==> job 5955: inputs <==
## alu_top
module alu_top (
    input clk,
    input [15:0] a,
    input [15:0] b,
    input [5:0] alufn,
    input fail,
    output reg z,
    output reg v,
    output reg n,
    output reg [15:0] out
  );
  reg [15:0] a_q;
  reg [15:0] b_q;
  reg [5:0] alufn_q;
  reg fail_q;
  wire alu_z;
  wire alu_v;
  wire alu_n;
  wire [15:0] alu_out;
  alu_13 alu (
    .a(a_q),
    .b(b_q),
    .alufn(alufn_q),
    .fail(fail_q),
    .z(alu_z),
    .v(alu_v),
    .n(alu_n),
    .out(alu_out)
  );
  always @(posedge clk) begin
    a_q <= a;
    b_q <= b;
    alufn_q <= alufn;
    fail_q <= fail;
    z <= alu_z;
    v <= alu_v;
    n <= alu_n;
    out <= alu_out;
  end
endmodule
export LEC_CHECK = 0
export CAP_MARGIN = 20
export CORE_MARGIN = 2
export CORE_UTILIZATION = 58
export CTS_CLUSTER_DIAMETER = 54
export HOLD_SLACK_MARGIN = -0.09
export SLEW_MARGIN = 20
export TNS_END_PERCENT = 5
create_clock -name core_clock -period 59.6 [get_ports {clk}]
run.sh (not shown) runs the stock make flow with config.mk's settings and CLKGATE_MAP_FILE=.
==> inputs of job 2881, as changes to job 5955 <==
--- a/flow/config.mk
+++ b/flow/config.mk
@@ -9,6 +9,6 @@
 export CORE_MARGIN = 2
-export CORE_UTILIZATION = 58
-export CTS_CLUSTER_DIAMETER = 54
-export HOLD_SLACK_MARGIN = -0.09
+export CORE_UTILIZATION = 61
+export CTS_CLUSTER_SIZE = 77
+export MAX_ROUTING_LAYER = met4
+export SETUP_SLACK_MARGIN = 5.0
 export SLEW_MARGIN = 20
-export TNS_END_PERCENT = 5
==> flow/constraint.sdc (replaced) <==
create_clock -name core_clock -period 80.0 [get_ports {clk}]
set_input_delay 16.0000 -clock core_clock [delete_from_list [all_inputs] [get_ports {clk}]]
set_output_delay 16.0000 -clock core_clock [all_outputs]
set_load 0.01 [all_outputs]
==> inputs of job 7864, as changes to job 5955 <==
--- a/flow/config.mk
+++ b/flow/config.mk
@@ -10,5 +10,4 @@
 export CORE_UTILIZATION = 58
-export CTS_CLUSTER_DIAMETER = 54
-export HOLD_SLACK_MARGIN = -0.09
+export CTS_CLUSTER_DIAMETER = 370
 export SLEW_MARGIN = 20
-export TNS_END_PERCENT = 5
+export TNS_END_PERCENT = 100
==> flow/constraint.sdc (replaced) <==
create_clock -name core_clock -period 68.5 [get_ports {clk}]
set_input_delay 13.7000 -clock core_clock [delete_from_list [all_inputs] [get_ports {clk}]]
set_output_delay 13.7000 -clock core_clock [all_outputs]
set_load 0.01 [all_outputs]
==> inputs of job 7140, as changes to job 5955 <==
==> flow/config.mk (replaced) <==
export PLATFORM = sky130hd
export DESIGN_NAME = alu_top
export DESIGN_NICKNAME = alu_top
export VERILOG_FILES = /design/flow/design.v
export SDC_FILE = /design/flow/constraint.sdc
export NUM_CORES = 4
export LEC_CHECK = 0
export CAP_MARGIN = 35
export CORE_MARGIN = 2
export CORE_UTILIZATION = 72
export SLEW_MARGIN = 20
==> flow/constraint.sdc (replaced) <==
create_clock -name core_clock -period 19.9 [get_ports {clk}]
set_input_delay 3.9800 -clock core_clock [delete_from_list [all_inputs] [get_ports {clk}]]
set_output_delay 3.9800 -clock core_clock [all_outputs]
set_load 0.01 [all_outputs]
==> comparison table <==
Run status: job 2881 timing/DRC/antenna clean; job 5955 did not finish; job 7140 did not finish; job 7864 complete, but fails checks
Stage where the flow stopped: job 2881 -; job 5955 5_1_grt; job 7140 3_5_place_dp; job 7864 -
Reasons for failing layout checks: job 2881 -; job 5955 -; job 7140 -; job 7864 setup timing
Met1 Wirelength: job 2881 69300 um; job 5955 -; job 7140 -; job 7864 76000 um
Depth of the worst hold-timing path: job 2881 1; job 5955 -; job 7140 -; job 7864 1
CP required: job 2881 80280 ps; job 5955 -; job 7140 -; job 7864 68770 ps
Cell type of the slowest stage on the worst timing path: job 2881 sky130_fd_sc_hd__o21ai_0; job 5955 -; job 7140 -; job 7864 sky130_fd_sc_hd__nor3_1
Slew at the pin with the worst max-slew slack: job 2881 1140 ps; job 5955 -; job 7140 -; job 7864 1330 ps
Portion of the layout cell area used by non-clock buffers: job 2881 7.33%; job 5955 -; job 7140 -; job 7864 17.7%
Kind of path behind the tightest hold check: job 2881 reg2reg; job 5955 -; job 7140 -; job 7864 reg2reg
Number of signal-net inverters in the final layout: job 2881 483; job 5955 -; job 7140 -; job 7864 483
Layout Cell Area excl Fill: job 2881 50700 sq um; job 5955 -; job 7140 -; job 7864 60500 sq um
Area of the die: job 2881 73100 sq um; job 5955 76800 sq um; job 7140 62100 sq um; job 7864 76800 sq um
Worst Hold Endpoint: job 2881 out[0]; job 5955 -; job 7140 -; job 7864 out[0]
